==> flow/design.v (excerpt) <==
module my_chip (
    input logic [11:0] io_in,  
    output logic [11:0] io_out,  
    input logic clock,
    input logic reset  
);
Size: ~300 flip-flops, ~26 I/O pins.
clock: 7.0 ns
lec_check: 0
cap_margin: 20
core_margin: 2
core_utilization: 64
setup_slack_margin: 1.94
slew_margin: 20
run.sh (not shown) runs the stock make flow with config.mk's settings and CLKGATE_MAP_FILE=.
Then changed:
ABC_AREA = 1   (was unset)
CORE_UTILIZATION = 72   (was 64)
CTS_CLUSTER_DIAMETER = 61   (was unset)
CTS_CLUSTER_SIZE = 10   (was unset)
HOLD_SLACK_MARGIN = 0.28   (was unset)
PLACE_DENSITY_LB_ADDON = 0.02   (was unset)
SETUP_SLACK_MARGIN = 0.56   (was 1.94)
clock period = 1.86 ns   (was 7.0 ns; I/O delays follow)
Now the flow failed in clock tree synthesis (4_1_cts).
Die area is lower by 11%.
Synthesized area is about the same.
Synthesized cell count rose by 21%.
Then changed:
ABC_AREA = unset   (was 1)
CORE_UTILIZATION = 66   (was 72)
CTS_CLUSTER_DIAMETER = unset   (was 61)
CTS_CLUSTER_SIZE = unset   (was 10)
HOLD_SLACK_MARGIN = unset   (was 0.28)
PLACE_DENSITY_LB_ADDON = unset   (was 0.02)
SETUP_SLACK_MARGIN = 1.98   (was 0.56)
clock period = 7.72 ns   (was 1.86 ns; I/O delays follow)
Now the flow produced a clean layout.
Die area is higher by 8.7%.
Synthesized area is about the same.
Synthesized cell count falls by 18%.
Then changed:
CORE_UTILIZATION = 57   (was 66)
SETUP_SLACK_MARGIN = unset   (was 1.98)
clock period = 6.06 ns   (was 7.72 ns; I/O delays follow)
Result: This time the run finished with negative setup slack left. Fmax goes up by 1.6%. Design area is higher by 1.9%. Wire length increases by 2.2%. Worst setup slack gets worse by 1.6 ns. Core utilization falls by 9.2 points. Power went up by 28%. Global-route usage drops by 3.9 points.

---

oak:
The RTL this note starts from:
==> flow/design.v <==
module huff_encoder (
	clk,
	reset,
	io_in,
	io_out
);
	input wire clk;
	input wire reset;
	input wire [11:0] io_in;
	output reg [11:0] io_out;
	reg [23:0] data_in;
	reg [8:0] freq_in;
	reg [1:0] count;
	reg [3:0] odd_idx;
	reg [3:0] even_idx;
	wire [56:0] initial_node;
	reg [2:0] state;
	reg [19:0] huff_tree [0:5];
	reg [56:0] in_huff_tree;
	reg [2:0] in_pad;
	wire [2:0] out_pad;
	wire [75:0] out_huff_tree;
	wire [18:0] merged_node;
	reg [8:0] encoded_value;
	reg [8:0] encoded_mask;
	reg done;
	reg [14:0] character;
	reg [2:0] encoded_value_h [0:5];
	reg [2:0] a;
	reg [2:0] b;
	reg [2:0] c;
	reg [2:0] encoded_value_l;
	reg [2:0] encoded_value_r;
	reg is_n_odd;
	freq_calc freq_calc_ins(
		.data_in(data_in),
		.freq_in(freq_in),
		.node(initial_node)
	);
	node_sorter node_sorter_ins(
		.clk(clk),
		.input_node(in_huff_tree[0+:57]),
		.input_pad(in_pad),
		.output_node(out_huff_tree[19+:57]),
		.output_pad(out_pad)
	);
	assign out_huff_tree[0+:19] = 19'b0;
	merge_nodes merge_nodes_ins(
		.min_node(out_huff_tree[57+:19]),
		.second_min_node(out_huff_tree[38+:19]),
		.merged_node(merged_node)
	);
	always @(posedge clk) begin : huffman_enc
		if (reset) begin
			state <= 3'b001;
			a <= 3'd0;
			b <= 3'b000;
			c <= 3'b000;
			done = 'b0;
			in_pad <= 3'b000;
			begin : sv2v_autoblock_1
				reg signed [31:0] i;
				for (i = 0; i < 3; i = i + 1)
					begin
						encoded_value[(2 - i) * 3+:3] = 'b0;
						encoded_mask[(2 - i) * 3+:3] = 'b0;
						in_huff_tree[((2 - i) * 19) + 18-:5] <= 'b0;
						in_huff_tree[((2 - i) * 19) + 13-:3] <= 'b0;
						in_huff_tree[((2 - i) * 19) + 10] <= 'b0;
						in_huff_tree[((2 - i) * 19) + 9-:5] <= 'b0;
						in_huff_tree[((2 - i) * 19) + 4-:5] <= 'b0;
						character[(2 - i) * 5+:5] = 'b0;
					end
			end
			begin : sv2v_autoblock_2
				reg signed [31:0] i;
				for (i = 0; i < 6; i = i + 1)
					begin
						encoded_value_h[i] = 'b0;
						huff_tree[i][19-:5] = 'b0;
						huff_tree[i][14] = 1'b0;
						huff_tree[i][3-:2] = 'b0;
						huff_tree[i][13-:5] = 'b0;
						huff_tree[i][8-:5] = 'b0;
						huff_tree[i][1-:2] = 'b0;
					end
			end
			encoded_value_l = 'b0;
			encoded_value_r = 'b0;
		end
		else
			case (state)
				3'b001: begin
					done = 'b0;
					io_out <= 'b0;
					a <= 'b0;
					b <= 'b0;
					if (io_in[11] == 1'b1) begin
						if (c < 3) begin
							data_in[(2 - c) * 8+:8] <= io_in[7:0];
							freq_in[(2 - c) * 3+:3] <= io_in[10:8];
						end
						c <= c + 1'b1;
					end
					state <= (c == 3 ? 3'b010 : 3'b001);
				end
				3'b010: begin
					count = 3;
					begin : sv2v_autoblock_3
						reg signed [31:0] i;
						for (i = 0; i < 3; i = i + 1)
							in_huff_tree[(2 - i) * 19+:19] <= initial_node[(2 - i) * 19+:19];
					end
					in_pad <= 3'b000;
					state <= 3'b011;
				end
				3'b011: state <= 3'b100;
				3'b100: begin
					in_huff_tree[38+:19] <= merged_node;
					in_huff_tree[0+:38] <= out_huff_tree[0+:38];
					in_pad <= {out_pad[2] | out_pad[1], out_pad[0], 1'b1};
					count = count - 1'b1;
					even_idx = count << 1'b1;
					odd_idx = even_idx + 1'b1;
					huff_tree[even_idx][19-:5] = out_huff_tree[75-:5];
					huff_tree[odd_idx][19-:5] = out_huff_tree[56-:5];
					huff_tree[even_idx][14] = out_huff_tree[67];
					huff_tree[odd_idx][14] = out_huff_tree[48];
					huff_tree[even_idx][13-:5] = out_huff_tree[66-:5];
					huff_tree[odd_idx][13-:5] = out_huff_tree[47-:5];
					huff_tree[even_idx][8-:5] = out_huff_tree[61-:5];
					huff_tree[odd_idx][8-:5] = out_huff_tree[42-:5];
					huff_tree[1][19-:5] = out_huff_tree[75-:5];
					huff_tree[1][14] = out_huff_tree[67];
					huff_tree[1][13-:5] = out_huff_tree[66-:5];
					huff_tree[1][8-:5] = out_huff_tree[61-:5];
					if (!(count[0] | count[1]))
						state <= 3'b101;
					else
						state <= 3'b011;
				end
				3'b101: begin
					begin : sv2v_autoblock_4
						reg signed [31:0] l;
						for (l = 5; l > 1; l = l - 1)
							begin : sv2v_autoblock_5
								reg signed [31:0] n;
								for (n = 1; n < 6; n = n + 1)
									if ((huff_tree[n][14] == 'b0) && ((huff_tree[n][13-:5] == huff_tree[l][19-:5]) || (huff_tree[n][8-:5] == huff_tree[l][19-:5])))
										huff_tree[l][3-:2] = n;
							end
					end
					begin : sv2v_autoblock_6
						reg signed [31:0] n;
						for (n = 2; n < 6; n = n + 1)
							huff_tree[n][1-:2] = huff_tree[huff_tree[n][3-:2]][1-:2] + 1'b1;
					end
					state <= 3'b110;
				end
				3'b110: begin
					begin : sv2v_autoblock_7
						reg signed [31:0] n;
						for (n = 2; n < 6; n = n + 1)
							begin
								encoded_value_l = encoded_value_h[huff_tree[n][3-:2]] << 1'b1;
								encoded_value_r = (encoded_value_h[huff_tree[n][3-:2]] << 1'b1) | 1'b1;
								is_n_odd = n[0];
								if (huff_tree[n][3-:2] != 1'b1)
									encoded_value_h[n] = (is_n_odd ? encoded_value_r : encoded_value_l);
								else if (huff_tree[n][3-:2] == 1'b1)
									encoded_value_h[n][0] = (is_n_odd ? 1'b1 : 1'b0);
							end
					end
					begin : sv2v_autoblock_8
						integer i;
						for (i = 0; i <= 2; i = i + 1)
							begin : sv2v_autoblock_9
								reg signed [31:0] n;
								for (n = 1; n < 6; n = n + 1)
									if ((huff_tree[n][19-:5] == data_in[((2 - i) * 8) + 3-:4]) && (huff_tree[n][14] == 'b1)) begin
										encoded_mask[(2 - i) * 3+:3] = (1'b1 << huff_tree[n][1-:2]) - 1'b1;
										encoded_value[(2 - i) * 3+:3] = encoded_value_h[n];
										character[(2 - i) * 5+:5] = huff_tree[n][19-:5];
									end
							end
					end
					state <= 3'b111;
				end
				3'b111: begin
					c <= 'b0;
					done = 1'b1;
					io_out[8:0] <= (b[0] == 1'b0 ? {done, 3'b011, (a > 2 ? 5'b00000 : character[(2 - a) * 5+:5])} : {done, 2'b00, encoded_mask[(2 - a) * 3+:3], encoded_value[(2 - a) * 3+:3]});
					b <= b + 1'b1;
					a <= (b[0] == 1'b1 ? a + 1 : a);
					state <= (a > 2 ? 3'b001 : 3'b111);
				end
				default: state <= 3'b001;
			endcase
	end
endmodule
module freq_calc (
	data_in,
	freq_in,
	node
);
	input wire [23:0] data_in;
	input wire [8:0] freq_in;
	output reg [56:0] node;
	always @(*) begin : sv2v_autoblock_1
		reg signed [31:0] i;
		for (i = 0; i < 3; i = i + 1)
			begin
				node[((2 - i) * 19) + 18-:5] = data_in[(2 - i) * 8+:8];
				node[((2 - i) * 19) + 13-:3] = freq_in[(2 - i) * 3+:3];
				node[((2 - i) * 19) + 9-:5] = 'b0;
				node[((2 - i) * 19) + 4-:5] = 'b0;
				node[((2 - i) * 19) + 10] = 1'b1;
			end
	end
endmodule
module node_sorter (
	clk,
	input_node,
	input_pad,
	output_node,
	output_pad
);
	input wire clk;
	input wire [56:0] input_node;
	input wire [2:0] input_pad;
	output reg [56:0] output_node;
	output reg [2:0] output_pad;
	reg [18:0] temp_node;
	reg [56:0] sort_tmp;
	reg [2:0] pad_tmp;
	always @(posedge clk) begin
		begin : sv2v_autoblock_1
			reg signed [31:0] i;
			for (i = 0; i < 3; i = i + 1)
				sort_tmp = input_node;
		end
		pad_tmp = input_pad;
		begin : sv2v_autoblock_2
			reg signed [31:0] j;
			for (j = 0; j < 2; j = j + 1)
				begin : sv2v_autoblock_3
					reg signed [31:0] k;
					for (k = 0; k < 2; k = k + 1)
						if (!(pad_tmp[2 - k] | pad_tmp[2 - (k + 1)]) && (((sort_tmp[((2 - k) * 19) + 13-:3] == sort_tmp[((2 - (k + 1)) * 19) + 13-:3]) && (sort_tmp[((2 - k) * 19) + 18-:5] > sort_tmp[((2 - (k + 1)) * 19) + 18-:5])) || (sort_tmp[((2 - k) * 19) + 13-:3] > sort_tmp[((2 - (k + 1)) * 19) + 13-:3]))) begin
							temp_node = sort_tmp[(2 - k) * 19+:19];
							sort_tmp[(2 - k) * 19+:19] = sort_tmp[(2 - (k + 1)) * 19+:19];
							sort_tmp[(2 - (k + 1)) * 19+:19] = temp_node;
							pad_tmp[2 - k] = 1'b0;
							pad_tmp[2 - (k + 1)] = 1'b0;
						end
				end
		end
		output_node <= sort_tmp;
		output_pad <= pad_tmp;
	end
endmodule
module merge_nodes (
	min_node,
	second_min_node,
	merged_node
);
	input wire [18:0] min_node;
	input wire [18:0] second_min_node;
	output wire [18:0] merged_node;
	assign merged_node[18-:5] = min_node[18-:5] + second_min_node[18-:5];
	assign merged_node[13-:3] = min_node[13-:3] + second_min_node[13-:3];
	assign merged_node[9-:5] = min_node[18-:5];
	assign merged_node[4-:5] = second_min_node[18-:5];
	assign merged_node[10] = 1'b0;
endmodule
`default_nettype none
module my_chip (
    input logic [11:0] io_in,  
    output logic [11:0] io_out,  
    input logic clock,
    input logic reset  
);
    huff_encoder DUT(.clk(clock), .reset(reset), .io_in(io_in), .io_out(io_out));  
endmodule
clock: 8.6 ns
lec_check: 0
abc_area: 1
cap_margin: 10
cell_pad_in_sites_global_placement: 0
core_aspect_ratio: 1.01
core_margin: 4
core_utilization: 51
max_routing_layer: met4
place_density_lb_addon: 0.04
setup_slack_margin: 0.26
slew_margin: 40
--- input diff oak..pine ---
Settings: CAP_MARGIN now 20, was 10; CORE_UTILIZATION now 72, was 51; CORE_ASPECT_RATIO no longer set, was 1.01; SETUP_SLACK_MARGIN no longer set, was 0.26; CELL_PAD_IN_SITES_GLOBAL_PLACEMENT no longer set, was 0; MAX_ROUTING_LAYER no longer set, was met4; ABC_AREA no longer set, was 1; CORE_MARGIN now 2, was 4; PLACE_DENSITY_LB_ADDON no longer set, was 0.04; SLEW_MARGIN now 20, was 40; the clock period (ns, I/O delays scaled along) now 7.74, was 8.6.
Results
- Of pine and oak, pine shows the higher sequential share of layout area, with oak below it.
- pine — count of cells resized by post-cts repair 1 higher, oak as reference
- pine vs. oak: worst setup slack dropped 0.91 ns, combined global-route utilization of all metal layers climbed 5.0 points.
- The clock network as the heaviest power group was reported by oak, and sequential cells by pine.
Power figures rest on the tool's default switching activity, not on a simulated workload.
